## cordic
module cordic (
    input wire clk,
    input wire rst,
    input wire                        valid_i,
    input wire signed [16:0]    x_i,
    input wire signed [16:0]    y_i,
    output wire                        valid_o,
    output wire signed [16:0]    x_o,
    output wire signed [16:0]    y_o
    );
export LEC_CHECK = 0
export ABC_AREA = 1
export CAP_MARGIN = 20
export CORE_ASPECT_RATIO = 0.5
export CORE_MARGIN = 2
export CORE_UTILIZATION = 72
export CTS_CLUSTER_DIAMETER = 400
export CTS_CLUSTER_SIZE = 100
export MAX_ROUTING_LAYER = met4
export PLACE_DENSITY = 0.42
export SETUP_SLACK_MARGIN = 0.58
export SLEW_MARGIN = 20
create_clock -name core_clock -period 2.54 [get_ports {clk}]
run.sh (not shown) runs the stock make flow with config.mk's settings and CLKGATE_MAP_FILE=.
The baseline failed in detailed placement (3_5_place_dp), error DPL-0038.
Edit:
Settings changed: ABC_AREA 1 to default, CORE_ASPECT_RATIO 0.5 to default, CORE_UTILIZATION 72 to 40, CTS_CLUSTER_DIAMETER 400 to default, CTS_CLUSTER_SIZE 100 to default, MAX_ROUTING_LAYER met4 to default, PLACE_DENSITY 0.42 to default, SETUP_SLACK_MARGIN 0.58 to default.
Clock period 2.54 ns to 4.47 ns, I/O delays scaled along.
Outcome: With this change the flow passed the timing, design-rule and antenna checks. Die size increases by 70%. Synthesized area decreases by 4.8%. Synthesized cell count decreases by 19%.
Edit:
Settings changed: CORE_UTILIZATION 40 to 68, SETUP_SLACK_MARGIN from default to -0.29.
Clock period 4.47 ns to 4.11 ns, I/O delays scaled along.
Outcome: The new run produced a layout that fails on setup timing. Wire length decreases by about 3.2%. Utilization goes up by 33 points. Synthesized area stays the same.
Edit:
Settings changed: CORE_UTILIZATION 68 to 72, CTS_CLUSTER_DIAMETER from default to 400, CTS_CLUSTER_SIZE from default to 100, SETUP_SLACK_MARGIN -0.29 to default.
Clock period 4.11 ns to 2.54 ns, I/O delays scaled along.
Outcome: With this change the flow died in detailed placement (3_5_place_dp); area after synthesis stays the same; die area went down by 5.5%; synthesized cell count is unchanged.
Edit:
Settings changed: CORE_UTILIZATION 72 to 61, CTS_CLUSTER_DIAMETER 400 to default, CTS_CLUSTER_SIZE 100 to default.
Clock period 2.54 ns to 4.47 ns, I/O delays scaled along.
After rerunning: This time the run finished with timing, DRC and antenna clean; synthesized cell count is unchanged; die size came out higher by 18%; area after synthesis is unchanged.

cordic again, from the RTL that the note above started with.
Settings: LEC_CHECK=0, ABC_AREA=1, CAP_MARGIN=30, CELL_PAD_IN_SITES_DETAIL_PLACEMENT=1, CELL_PAD_IN_SITES_GLOBAL_PLACEMENT=3, CORE_ASPECT_RATIO=1.6, CORE_MARGIN=8, CORE_UTILIZATION=40, CTS_CLUSTER_SIZE=35, HOLD_SLACK_MARGIN=0.07, MAX_ROUTING_LAYER=met5, MIN_ROUTING_LAYER=met2, SETUP_SLACK_MARGIN=0.85, SLEW_MARGIN=20, TNS_END_PERCENT=60; clock period 4.52 ns.
Next try:
- ABC_AREA: 1 -> default
- CAP_MARGIN: 30 -> 20
- CELL_PAD_IN_SITES_DETAIL_PLACEMENT: 1 -> default
- CELL_PAD_IN_SITES_GLOBAL_PLACEMENT: 3 -> default
- CORE_ASPECT_RATIO: 1.6 -> default
- CORE_MARGIN: 8 -> 2
- CORE_UTILIZATION: 40 -> 70
- CTS_CLUSTER_SIZE: 35 -> 89
- HOLD_SLACK_MARGIN: 0.07 -> default
- MAX_ROUTING_LAYER: met5 -> default
- MIN_ROUTING_LAYER: met2 -> default
- SETUP_SLACK_MARGIN: 0.85 -> 1.12
- TNS_END_PERCENT: 60 -> default
- clock period: 4.52 -> 3.98 ns (I/O delays scaled with it)
After rerunning: With this change the flow completed and failed the layout checks on capacitance limit, setup timing. Via count came out lower by 22%. Synthesized area is lower by 4.8%. Die area falls by 49%. Worst hold slack gains 0.029 ns. Final area climbs by 9.7%. Fmax shrinks by 24%. Sequential cell count is unchanged. Final cell count fell by 17%. Routed wire length rose by 6.9%.
Next try:
- CORE_UTILIZATION: 70 -> 64
- CTS_CLUSTER_SIZE: 89 -> default
- SETUP_SLACK_MARGIN: 1.12 -> default
- clock period: 3.98 -> 3.07 ns (I/O delays scaled with it)
This time the run did not get past global routing, error DPL-0038.
Die area is higher by roughly a tenth.
Area after synthesis is unchanged.
Synthesized cell count does not change.
Next try:
- ABC_AREA: default -> 1
- CELL_PAD_IN_SITES_DETAIL_PLACEMENT: default -> 1
- CORE_UTILIZATION: 64 -> 40
- clock period: 3.07 -> 4.6 ns (I/O delays scaled with it)
This time the run produced a clean layout.
Area after synthesis increases by a few percent.
Die size increases by well over a third.
Synthesized cell count increases by a quarter to a third.

The RTL this note starts from:
==> flow/design.v <==
`timescale 1ns/1ns
 `timescale 1ns/1ns
module signed_shifter (input wire [4-1:0] i,
                       input wire signed [16:0] D,
                       output reg signed [16:0] Q);
always @ *
begin
Q = D >>> i;  
end
endmodule
 `timescale 1ns/1ns
module rotator (
    input wire clk,
    input wire rst,
    input wire signed  [16:0]    x_i,
    input wire signed  [16:0]    y_i,
    output wire signed [16:0]    x_o,
    output wire signed [16:0]    y_o
    );
    parameter integer iteration             = 0;  
    parameter signed [16:0] tangle = 0;  
    reg signed [16:0] x_1;
    reg signed [16:0] y_1;
    wire signed [16:0] x_i_shifted;
    wire signed [16:0] y_i_shifted;
    signed_shifter x_shifter(iteration,x_i,x_i_shifted);
    signed_shifter y_shifter(iteration,y_i,y_i_shifted);
    always @ (posedge clk)
        if (rst) begin
            x_1 <= 0;
            y_1 <= 0;
            end else begin
            if (y_i > 0) begin   
                x_1 <= x_i + y_i_shifted;  
                y_1 <= y_i - x_i_shifted;  
                end else begin
                x_1 <= x_i - y_i_shifted;  
                y_1 <= y_i + x_i_shifted;  
            end
        end
        assign x_o = x_1;
        assign y_o = y_1;
endmodule
 `timescale 1ns/1ns
module cordic (
    input wire clk,
    input wire rst,
    input wire                        valid_i,
    input wire signed [16:0]    x_i,
    input wire signed [16:0]    y_i,
    output wire                        valid_o,
    output wire signed [16:0]    x_o,
    output wire signed [16:0]    y_o
    );
    function [16:0] tanangle;
        input [3:0] i;
        begin
            case (i)
                4'b0000: tanangle = 17'd25735;     
                4'b0001: tanangle = 17'd15192;     
                4'b0010: tanangle = 17'd8027;      
                4'b0011: tanangle = 17'd4075;      
                4'b0100: tanangle = 17'd2045;      
                4'b0101: tanangle = 17'd1024;      
                4'b0110: tanangle = 17'd512;       
                4'b0111: tanangle = 17'd256;       
                4'b1000: tanangle = 17'd128;       
                4'b1001: tanangle = 17'd64;        
                4'b1010: tanangle = 17'd32;        
                4'b1011: tanangle = 17'd16;        
                4'b1100: tanangle = 17'd8;         
                4'b1101: tanangle = 17'd4;         
                4'b1110: tanangle = 17'd2;         
                4'b1111: tanangle = 17'd1;         
            endcase
        end
    endfunction
    wire signed [16:0] x [16-1:0];
    wire signed [16:0] y [16-1:0];
    assign x[0]    = x_i < 0  ? -x_i 
                                : x_i;
    assign y[0]    = y_i < 0  ? -y_i
                                : y_i;
    assign x_o     = x[16-1];
    assign y_o     = y[16-1];
    reg [16-2:0] valid_pipe;
    always @ (posedge clk)
        if (rst)
            valid_pipe <= 0;
        else
            valid_pipe <= {valid_pipe[16-3:0], valid_i};
    assign valid_o = valid_pipe[16-2];
    genvar i;
    generate
    for(i = 0;i<16-1;i = i+1)
    begin
        rotator #(.iteration(i), .tangle(tanangle(i))) U (clk,rst,x[i],y[i],x[i+1],y[i+1]);
    end
    endgenerate
endmodule
Settings: LEC_CHECK=0, CAP_MARGIN=40, CELL_PAD_IN_SITES_GLOBAL_PLACEMENT=0, CORE_MARGIN=2, CORE_UTILIZATION=64, CTS_CLUSTER_DIAMETER=46, GPL_TIMING_DRIVEN=1, HOLD_SLACK_MARGIN=0.06, MAX_ROUTING_LAYER=met4, MIN_ROUTING_LAYER=met1, SETUP_SLACK_MARGIN=0.47, SLEW_MARGIN=20, TNS_END_PERCENT=35; clock period 4.36 ns.
The starting point finished with setup timing left.
Then changed:
- CAP_MARGIN: 40 -> 5
- CELL_PAD_IN_SITES_GLOBAL_PLACEMENT: 0 -> unset
- CORE_UTILIZATION: 64 -> 72
- CTS_CLUSTER_DIAMETER: 46 -> unset
- GPL_TIMING_DRIVEN: 1 -> unset
- HOLD_SLACK_MARGIN: 0.06 -> unset
- MAX_ROUTING_LAYER: met4 -> unset
- MIN_ROUTING_LAYER: met1 -> unset
- SETUP_SLACK_MARGIN: 0.47 -> unset
- TNS_END_PERCENT: 35 -> unset
- clock period: 4.36 -> 1.55 ns (I/O delays scaled with it)
Result:
- With this change the flow ended with an error in detailed placement, error DPL-0038
- area after synthesis is unchanged
- die area goes down by 11%
- synthesized cell count is unchanged
Then changed:
- CAP_MARGIN: 5 -> 20
- CORE_UTILIZATION: 72 -> 12
- clock period: 1.55 -> 5.85 ns (I/O delays scaled with it)
The changed run ran to the end with no violations. Synthesized cell count does not change. Area after synthesis does not change. Die area went up to 5.9 times its value.
Then changed:
- CORE_UTILIZATION: 12 -> 72
- PLACE_DENSITY: unset -> 0.66
- SETUP_SLACK_MARGIN: unset -> 0.42
- clock period: 5.85 -> 4.11 ns (I/O delays scaled with it)
Outcome:
- Now the flow never finished: it broke off in global routing
- die area drops by well over a third
- synthesized area stays the same
- synthesized cell count does not change

Starts from the design.v that is shown in full above.
clock: 1.43 ns
lec_check: 0
abc_area: 1
cap_margin: 5
core_margin: 2
core_utilization: 72
cts_cluster_diameter: 231
hold_slack_margin: -0.09
setup_slack_margin: 0.13
slew_margin: 40
The starting point stopped in detailed placement on DPL-0038.
Rerun with:
ABC_AREA = default   (was 1)
CAP_MARGIN = 20   (was 5)
CORE_UTILIZATION = 64   (was 72)
CTS_CLUSTER_DIAMETER = default   (was 231)
HOLD_SLACK_MARGIN = default   (was -0.09)
SETUP_SLACK_MARGIN = default   (was 0.13)
SLEW_MARGIN = 20   (was 40)
clock period = 3.04 ns   (was 1.43 ns; I/O delays follow)
Result: The changed run aborted during global routing, error GRT-0232. Area after synthesis fell by a few percent. Synthesized cell count shrinks by about a fifth. Die area increases by a little under a tenth.
Rerun with:
CORE_UTILIZATION = 70   (was 64)
CTS_CLUSTER_SIZE = 31   (was default)
SETUP_SLACK_MARGIN = -0.25   (was default)
clock period = 3.98 ns   (was 3.04 ns; I/O delays follow)
Outcome:
- The changed run finished but fails on setup timing
- die size falls by 8.4%
- synthesized area is unchanged
- synthesized cell count does not change

job 1954:
// cordic: RTL as listed in full above, without the edits since
==> flow/config.mk <==
export PLATFORM = sky130hd
export DESIGN_NAME = cordic
export DESIGN_NICKNAME = cordic
export VERILOG_FILES = /design/flow/design.v
export SDC_FILE = /design/flow/constraint.sdc
export NUM_CORES = 4
export LEC_CHECK = 0
export ABC_AREA = 1
export CAP_MARGIN = 20
export CELL_PAD_IN_SITES_DETAIL_PLACEMENT = 2
export CELL_PAD_IN_SITES_GLOBAL_PLACEMENT = 1
export CORE_MARGIN = 3
export CORE_UTILIZATION = 16
export CTS_CLUSTER_DIAMETER = 399
export GPL_ROUTABILITY_DRIVEN = 0
export MAX_ROUTING_LAYER = met4
export PLACE_DENSITY_LB_ADDON = 0.08
export SETUP_SLACK_MARGIN = 1.05
export SLEW_MARGIN = 20
==> flow/constraint.sdc <==
create_clock -name core_clock -period 4.52 [get_ports {clk}]
set_input_delay 0.9040 -clock core_clock [delete_from_list [all_inputs] [get_ports {clk}]]
set_output_delay 0.9040 -clock core_clock [all_outputs]
set_load 0.01 [all_outputs]
Job 1954 was carried through to the last stage, and its layout satisfied the timing, design-rule and antenna checks.
diff inputs: job 1954 => job 8448
# job 1954
export LEC_CHECK = 0
export ABC_AREA = 1
export CAP_MARGIN = 20
export CELL_PAD_IN_SITES_DETAIL_PLACEMENT = 2
export CELL_PAD_IN_SITES_GLOBAL_PLACEMENT = 1
export CORE_MARGIN = 3
export CORE_UTILIZATION = 16
export CTS_CLUSTER_DIAMETER = 399
export GPL_ROUTABILITY_DRIVEN = 0
export MAX_ROUTING_LAYER = met4
export PLACE_DENSITY_LB_ADDON = 0.08
export SETUP_SLACK_MARGIN = 1.05
export SLEW_MARGIN = 20
create_clock -name core_clock -period 4.52 [get_ports {clk}]
# job 8448
export LEC_CHECK = 0
export CAP_MARGIN = 20
export CELL_PAD_IN_SITES_GLOBAL_PLACEMENT = 2
export CORE_MARGIN = 7
export CORE_UTILIZATION = 40
export SLEW_MARGIN = 20
create_clock -name core_clock -period 4.6 [get_ports {clk}]
==> comparison <==
- Job 1954 vs job 8448, launching element of the worst setup path: genblk1[9].U.y_1[10] vs genblk1[4].U.y_1[10]
- Taking job 1954 as the reference, in job 8448 global-route usage has increased, die outline area has decreased, area fraction in compound gates after synthesis has decreased, area after detailed placement has decreased.
- Job 8448 vs job 1954 — core utilization rose 25 points.
- simple AND/OR/NAND/NOR gates as the largest combinational cell category by area was reported by job 8448, and AND-OR/OR-AND gates by job 1954.
- From job 1954 to job 8448 the numbers moved as follows: met3 capacity usage during global routing went up, final setup slack of the worst path went down.
> inputs changed (job 8448 -> job 2466)
# job 8448
export LEC_CHECK = 0
export CAP_MARGIN = 20
export CELL_PAD_IN_SITES_GLOBAL_PLACEMENT = 2
export CORE_MARGIN = 7
export CORE_UTILIZATION = 40
export SLEW_MARGIN = 20
create_clock -name core_clock -period 4.6 [get_ports {clk}]
# job 2466
export LEC_CHECK = 0
export CAP_MARGIN = 20
export CORE_MARGIN = 2
export CORE_UTILIZATION = 40
export SLEW_MARGIN = 20
create_clock -name core_clock -period 4.6 [get_ports {clk}]
==> comparison <==
- Delta (job 2466 minus job 8448): global-route usage went down by 1.1 points; global-route wire length before repair went down by about 8%.
- In job 2466 relative to job 8448, post-detailed-routing wire length had gone down by more than 10%.
- Summary: with job 8448 as the reference, design area in job 2466 moved down slightly.
- Lower number of cells on the critical path among job 8448 and job 2466: job 8448

## run A
Starts from the design.v that is shown in full above.
Settings: LEC_CHECK=0, CAP_MARGIN=40, CELL_PAD_IN_SITES_GLOBAL_PLACEMENT=0, CORE_MARGIN=2, CORE_UTILIZATION=66, CTS_CLUSTER_DIAMETER=46, GPL_TIMING_DRIVEN=1, HOLD_SLACK_MARGIN=0.06, MAX_ROUTING_LAYER=met4, MIN_ROUTING_LAYER=met1, PLACE_DENSITY_LB_ADDON=0.28, SETUP_SLACK_MARGIN=0.47, SLEW_MARGIN=20, TNS_END_PERCENT=35; clock period 4.56 ns.
Completing all stages was not enough for run A: its layout failed the final checks because of negative setup slack.
#### Input delta (run B over run A)
Settings: a deleted PLACE_DENSITY_LB_ADDON that had been 0.28; a change of CAP_MARGIN from 40 to 0; a change of HOLD_SLACK_MARGIN from 0.06 to -0.09; a change of CORE_UTILIZATION from 66 to 70; a change of the clock period (ns, I/O delays scaled along) from 4.56 to 4.36.
Run B: it failed during 5_1_grt, and the tool reported GRT-0232.
Number of instances in the synthesized netlist: run B vs run A identical
From run B to run A, simple-gate portion of the synthesized area did not move at all.
Compared with run A, run B shows a higher number of buffers added for setup after CTS.
~same number of cells in the design after placement in run A and run B
Looking at area inside the core boundary across run A and run B, the one that comes out higher is run A.
Floorplan check, run B vs run A: die outline smaller in run B
Worst setup slack after placement (higher): run A
For run C, these inputs were changed with respect to run B:
Settings: HOLD_SLACK_MARGIN no longer set, was -0.09; SETUP_SLACK_MARGIN now -0.14, was 0.47; CAP_MARGIN now 20, was 0; ABC_AREA now 1, previously not set; PLACE_DENSITY_LB_ADDON now 0.28, previously not set; CTS_CLUSTER_DIAMETER now 307, was 46; CORE_ASPECT_RATIO now 0.9, previously not set; CORE_UTILIZATION now 72, was 70; the clock period (ns, I/O delays scaled along) now 3.31, was 4.36.
Notes after the runs:
- Although run C finished all stages, its layout failed final checks on negative setup slack.
- Where area after synthesis is concerned, run B is better than run C.
- Run C vs run B: synthesized-area fraction occupied by and/or/nand/nor cells up
- Run B -> run C: net count after synthesis increased by more than 10%
